==> try-onyx: inputs <==
==> flow/design.v (excerpt) <==
module saw2sin
( input  var        i_clk
, input  var [15:0] i_saw
, output var [15:0] o_sin
);
Settings: LEC_CHECK=0, CAP_MARGIN=20, CORE_MARGIN=2, CORE_UTILIZATION=72, CTS_CLUSTER_DIAMETER=353, CTS_CLUSTER_SIZE=79, MAX_ROUTING_LAYER=met4, SLEW_MARGIN=20, TNS_END_PERCENT=5; clock period 62.6 ns.
run.sh (not shown) runs the stock make flow with config.mk's settings and CLKGATE_MAP_FILE=.
==> inputs of try-willow, as changes to try-onyx <==
--- a/flow/config.mk
+++ b/flow/config.mk
@@ -8,8 +8,4 @@
 export CAP_MARGIN = 20
 export CORE_MARGIN = 2
-export CORE_UTILIZATION = 72
-export CTS_CLUSTER_DIAMETER = 353
-export CTS_CLUSTER_SIZE = 79
-export MAX_ROUTING_LAYER = met4
+export CORE_UTILIZATION = 40
 export SLEW_MARGIN = 20
-export TNS_END_PERCENT = 5
==> flow/constraint.sdc (replaced) <==
create_clock -name core_clock -period 70.0 [get_ports {i_clk}]
set_input_delay 14.0000 -clock core_clock [delete_from_list [all_inputs] [get_ports {i_clk}]]
set_output_delay 14.0000 -clock core_clock [all_outputs]
set_load 0.01 [all_outputs]
==> inputs of try-quartz, as changes to try-onyx <==
==> flow/config.mk (replaced) <==
export PLATFORM = sky130hd
export DESIGN_NAME = saw2sin
export DESIGN_NICKNAME = saw2sin
export VERILOG_FILES = /design/flow/design.v
export SDC_FILE = /design/flow/constraint.sdc
export NUM_CORES = 4
export LEC_CHECK = 0
export ABC_AREA = 1
export CAP_MARGIN = 20
export CORE_ASPECT_RATIO = 1.33
export CORE_MARGIN = 2
export CORE_UTILIZATION = 72
export CTS_CLUSTER_DIAMETER = 312
export CTS_CLUSTER_SIZE = 92
export SLEW_MARGIN = 20
==> flow/constraint.sdc (replaced) <==
create_clock -name core_clock -period 19.9 [get_ports {i_clk}]
set_input_delay 3.9800 -clock core_clock [delete_from_list [all_inputs] [get_ports {i_clk}]]
set_output_delay 3.9800 -clock core_clock [all_outputs]
set_load 0.01 [all_outputs]
==> inputs of try-pepper, as changes to try-onyx <==
--- a/flow/config.mk
+++ b/flow/config.mk
@@ -8,8 +8,4 @@
 export CAP_MARGIN = 20
 export CORE_MARGIN = 2
-export CORE_UTILIZATION = 72
-export CTS_CLUSTER_DIAMETER = 353
-export CTS_CLUSTER_SIZE = 79
-export MAX_ROUTING_LAYER = met4
+export CORE_UTILIZATION = 65
 export SLEW_MARGIN = 20
-export TNS_END_PERCENT = 5
==> flow/constraint.sdc (replaced) <==
create_clock -name core_clock -period 52.8 [get_ports {i_clk}]
set_input_delay 10.5600 -clock core_clock [delete_from_list [all_inputs] [get_ports {i_clk}]]
set_output_delay 10.5600 -clock core_clock [all_outputs]
set_load 0.01 [all_outputs]
==> summary of the runs <==
try-onyx aborted during global routing (5_1_grt). try-willow completed without violations. try-pepper did not get past detailed placement (3_5_place_dp) (DPL-0033). try-quartz died in detailed placement (3_5_place_dp).
Die size: try-onyx < try-quartz < try-pepper < try-willow.
Of try-quartz and try-willow, try-quartz has the higher synthesized cell count (gap about 12%, measured against try-willow).
In area after synthesis, try-willow and try-onyx do not differ.
==> figures <==
quantity                                                                         try-pepper                         try-quartz   try-willow                   try-onyx
Most common cell in the synthesized netlist                                            ha_1                              inv_1         ha_1                       ha_1
Post-synthesis instance area                                                    0.04414 mm2                        0.04442 mm2  0.04414 mm2                0.04414 mm2
Synthesized-area fraction occupied by xor and xnor cells                             19.23%                             18.22%       19.23%                     19.23%
Result of the run                                                 aborted with a tool error          aborted with a tool error  timing/DRC/antenna clean  aborted with a tool error
Last stage reached                                        detailed placement (3_5_place_dp)  detailed placement (3_5_place_dp)            -   global routing (5_1_grt)
Placed instance area                                                                      -                                  -  0.04671 mm2                0.05087 mm2
Placeable Area                                                                  0.06716 mm2                        0.06135 mm2   0.1092 mm2                0.06047 mm2
Die height                                                                         264.6 um                           290.5 um     336.2 um                   251.6 um
Root cell of the clock tree                                                               -                                  -    clkbuf_16                  clkbuf_16
Number of standard cells after synthesis                                               6061                               6789         6061                       6061
Post-CTS setup-driven buffer insertion count                                              -                                  -            6                         40
Placement Rows                                                                           95                                105          121                         90

========
==> lagoon <==
==> flow/design.v <==
`default_nettype none
module cordic
( input  var [15:0] i_qph  
, output var [15:0] o_sin  
);
logic [15:0] i_x;
logic [15:0] i_y;
always_comb i_x = i_qph[15] ? 16'h0000 : 16'hDBD9;
always_comb i_y = i_qph[15] ? 16'hDBD9 : 16'h0000;
logic [22:0] cordic_angle [0:18];
always_comb cordic_angle[ 0] = 23'h25C80A;  
always_comb cordic_angle[ 1] = 23'h13F670;  
always_comb cordic_angle[ 2] = 23'h0A2223;  
always_comb cordic_angle[ 3] = 23'h05161A;  
always_comb cordic_angle[ 4] = 23'h028BAF;  
always_comb cordic_angle[ 5] = 23'h0145EC;  
always_comb cordic_angle[ 6] = 23'h00A2F8;  
always_comb cordic_angle[ 7] = 23'h00517C;  
always_comb cordic_angle[ 8] = 23'h0028BE;  
always_comb cordic_angle[ 9] = 23'h00145F;  
always_comb cordic_angle[10] = 23'h000A2F;  
always_comb cordic_angle[11] = 23'h000517;  
always_comb cordic_angle[12] = 23'h00028B;  
always_comb cordic_angle[13] = 23'h000145;  
always_comb cordic_angle[14] = 23'h0000A2;  
always_comb cordic_angle[15] = 23'h000051;  
always_comb cordic_angle[16] = 23'h000028;  
always_comb cordic_angle[17] = 23'h000014;  
always_comb cordic_angle[18] = 23'h00000A;  
/*verilator lint_off UNOPTFLAT*/
logic [18:0] x [0:19];
logic [18:0] y [0:19];
logic [22:0] p [0:19];
/*verilator lint_on UNOPTFLAT*/
always_comb x[0] = {1'b0, i_x, {2{1'b0}}};
always_comb y[0] = {1'b0, i_y, {2{1'b0}}};
always_comb p[0] = {i_qph, {7{1'b0}}};
/*verilator lint_off ALWCOMBORDER*/
for (genvar i = 0; i < 19; i = i + 1) begin: l_cordic_steps
  always_comb
    if (p[i][22]) begin
      x[i+1] = x[i] + (y[i] >>> (i+1));
      y[i+1] = y[i] - (x[i] >>> (i+1));
      p[i+1] = p[i] + cordic_angle[i];
    end else begin
      x[i+1] = x[i] - (y[i] >>> (i+1));
      y[i+1] = y[i] + (x[i] >>> (i+1));
      p[i+1] = p[i] - cordic_angle[i];
    end
end
/*verilator lint_on ALWCOMBORDER*/
always_comb
  if (i_qph > 16'd65508)   o_sin = 16'hFFFE;
  else if (i_qph < 16'd32) o_sin = i_qph + (i_qph >> 1);
  else                     o_sin = y[19][17:2];
endmodule
`default_nettype none
module saw2sin
( input  var        i_clk
, input  var [15:0] i_saw
, output var [15:0] o_sin
);
logic invert;
always_comb invert = i_saw[15];
logic reverse;
always_comb reverse = i_saw[14];
logic [15:0] qsaw;
always_comb qsaw = reverse
  ? {~i_saw[13:0], 2'b11}  
  : {i_saw[13:0], 2'b01};  
logic [15:0] qsin;
cordic cordic
( .i_qph (qsaw)
, .o_sin (qsin)
);
logic [16:0] sin;
always_ff @(posedge i_clk) sin <= reverse
  ? (invert ? ~{1'b1, qsin[15:0]}           
            : {1'b1, qsin[15:0]} + 17'd1)   
  : (invert ? ~{1'b1, qsin[15:0]} + 17'd2   
            : {1'b1, qsin[15:0]} + 17'd0);  
always_comb o_sin = sin[16:1];
endmodule
==> flow/run.sh <==
#!/bin/bash
# the make line also repeats each setting of config.mk as NAME=value (left out here)
make -C /OpenROAD-flow-scripts/flow DESIGN_CONFIG=/design/flow/config.mk WORK_HOME=/design/flow/orfs CLKGATE_MAP_FILE= finish
==> flow/config.mk <==
export PLATFORM = sky130hd
export DESIGN_NAME = saw2sin
export DESIGN_NICKNAME = saw2sin
export VERILOG_FILES = /design/flow/design.v
export SDC_FILE = /design/flow/constraint.sdc
export NUM_CORES = 4
export LEC_CHECK = 0
export ABC_AREA = 1
export CAP_MARGIN = 15
export CORE_MARGIN = 2
export CORE_UTILIZATION = 72
export CTS_CLUSTER_SIZE = 99
export SLEW_MARGIN = 20
export TNS_END_PERCENT = 10
==> flow/constraint.sdc <==
create_clock -name core_clock -period 38.2 [get_ports {i_clk}]
set_input_delay 7.6400 -clock core_clock [delete_from_list [all_inputs] [get_ports {i_clk}]]
set_output_delay 7.6400 -clock core_clock [all_outputs]
set_load 0.01 [all_outputs]
==> maple (differences from lagoon) <==
==> flow/config.mk (replaced) <==
export PLATFORM = sky130hd
export DESIGN_NAME = saw2sin
export DESIGN_NICKNAME = saw2sin
export VERILOG_FILES = /design/flow/design.v
export SDC_FILE = /design/flow/constraint.sdc
export NUM_CORES = 4
export LEC_CHECK = 0
export CAP_MARGIN = 20
export CORE_MARGIN = 2
export CORE_UTILIZATION = 40
export MIN_ROUTING_LAYER = met2
export SLEW_MARGIN = 20
==> flow/constraint.sdc (replaced) <==
create_clock -name core_clock -period 63.8 [get_ports {i_clk}]
set_input_delay 12.7600 -clock core_clock [delete_from_list [all_inputs] [get_ports {i_clk}]]
set_output_delay 12.7600 -clock core_clock [all_outputs]
set_load 0.01 [all_outputs]
==> results <==
In lagoon the area after synthesis is larger than in maple, by 0.65%.
In maple the synthesized cell count is smaller than in lagoon, by about 11%.
maple completed with no timing, DRC or antenna violations. lagoon failed in detailed placement, error DPL-0038.
Between lagoon and maple, the lower die area is in lagoon (gap 44%, measured against maple).

========
==> run M <==
RTL: the design.v shown in full above, as it stands there.
Settings: LEC_CHECK=0, ABC_AREA=0, CAP_MARGIN=10, CELL_PAD_IN_SITES_DETAIL_PLACEMENT=2, CORE_MARGIN=2, CORE_UTILIZATION=28, GPL_ROUTABILITY_DRIVEN=0, GPL_TIMING_DRIVEN=1, PLACE_DENSITY_LB_ADDON=0.04, SETUP_SLACK_MARGIN=2.98, SLEW_MARGIN=20; clock period 55.4 ns.
==> inputs of run K, as changes to run M <==
- CELL_PAD_IN_SITES_DETAIL_PLACEMENT: 2 -> 0
- CORE_UTILIZATION: 28 -> 71
- CTS_CLUSTER_SIZE: not set -> 75
- MAX_ROUTING_LAYER: not set -> met4
- PLACE_DENSITY: not set -> 0.64
- PLACE_DENSITY_LB_ADDON: 0.04 -> not set
- TNS_END_PERCENT: not set -> 65
==> flow/constraint.sdc (replaced) <==
create_clock -name core_clock -period 63.3 [get_ports {i_clk}]
set_input_delay 12.6600 -clock core_clock [delete_from_list [all_inputs] [get_ports {i_clk}]]
set_output_delay 12.6600 -clock core_clock [all_outputs]
set_load 0.01 [all_outputs]
==> inputs of run Y, as changes to run M <==
- ABC_AREA: 0 -> not set
- CAP_MARGIN: 10 -> 20
- CELL_PAD_IN_SITES_DETAIL_PLACEMENT: 2 -> not set
- CORE_UTILIZATION: 28 -> 65
- GPL_ROUTABILITY_DRIVEN: 0 -> not set
- GPL_TIMING_DRIVEN: 1 -> not set
- PLACE_DENSITY_LB_ADDON: 0.04 -> not set
- SETUP_SLACK_MARGIN: 2.98 -> not set
==> flow/constraint.sdc (replaced) <==
create_clock -name core_clock -period 67.6 [get_ports {i_clk}]
set_input_delay 13.5200 -clock core_clock [delete_from_list [all_inputs] [get_ports {i_clk}]]
set_output_delay 13.5200 -clock core_clock [all_outputs]
set_load 0.01 [all_outputs]
==> ci_impl_report.md <==
## Synthesis and layout report

| Metric | Value |
|---|---|
| Routed vias/inst | `6.155` |
| Pre-antenna DRT Iters | `5` |
| Fail Reasons | `max-capacitance violations, max-slew violations, negative setup slack` |
| Maximum Capacitance Violations | `1` |
| Final setup viols | `16` |
| Clock buffer count in the final layout | `4` |
| Top Metal Used | `met5` |
| Post-CTS setup buffer count | `421` |
| Setup ws final | `-15250 ps` |
| Status | `finished with violations` |
| Pins over their slew limit | `2` |
| Hold Path Sink | `sin[1]$_DFF_P_` |
| Reg area | `320.3 um2` |
-- figures above: run M

==> ci_impl_report.md <==
## Synthesis and layout report

| Metric | Value |
|---|---|
| Hold Path Sink | `sin[1]$_DFF_P_` |
| Signal inverters | `590` |
| Cell taking the most area after synthesis | `ha_1` |
| Pins over their slew limit | `0` |
| Slew headroom | `37.82%` |
| Reg area | `320.3 um2` |
| Status | `timing/DRC/antenna clean` |
| Clock buffer count in the final layout | `4` |
| Final std cells w/o fill | `7167` |
| Setup ws final | `2462 ps` |
| Maximum Capacitance Violations | `0` |
| Adder Share, Synth | `28.15%` |
| Pre-antenna DRT Iters | `6` |
| Routed vias/inst | `6.116` |
-- figures above: run Y

==> ci_impl_report.md <==
### Metrics collected by this job

| Metric | Value |
|---|---|
| Cell count after synthesis | `6061` |
| Die Width | `253.3 um` |
| Total grt overflow | `404` |
| IO Count | `33` |
| Inst Count DP | `7111` |
| Simple-Gate Area Share | `15.79%` |
| Die span in y | `253.3 um` |
| Chip area in the Yosys report | `44140 um2` |
| Status | `did not finish` |
| CTS sink count | `16` |
| Top logic family | `AND-OR/OR-AND gates` |
| Syn avg cell area | `7.282 um2` |
| Post-CTS setup buffer count | `320` |
| Post-Syn Area | `44140 um2` |
| First error | `[ERROR GRT-0232] Routing congestion too high. Check the congestion heatmap in the GUI.` |
| Stopped at | `global routing` |
| Synth unique cells | `126` |
-- figures above: run K

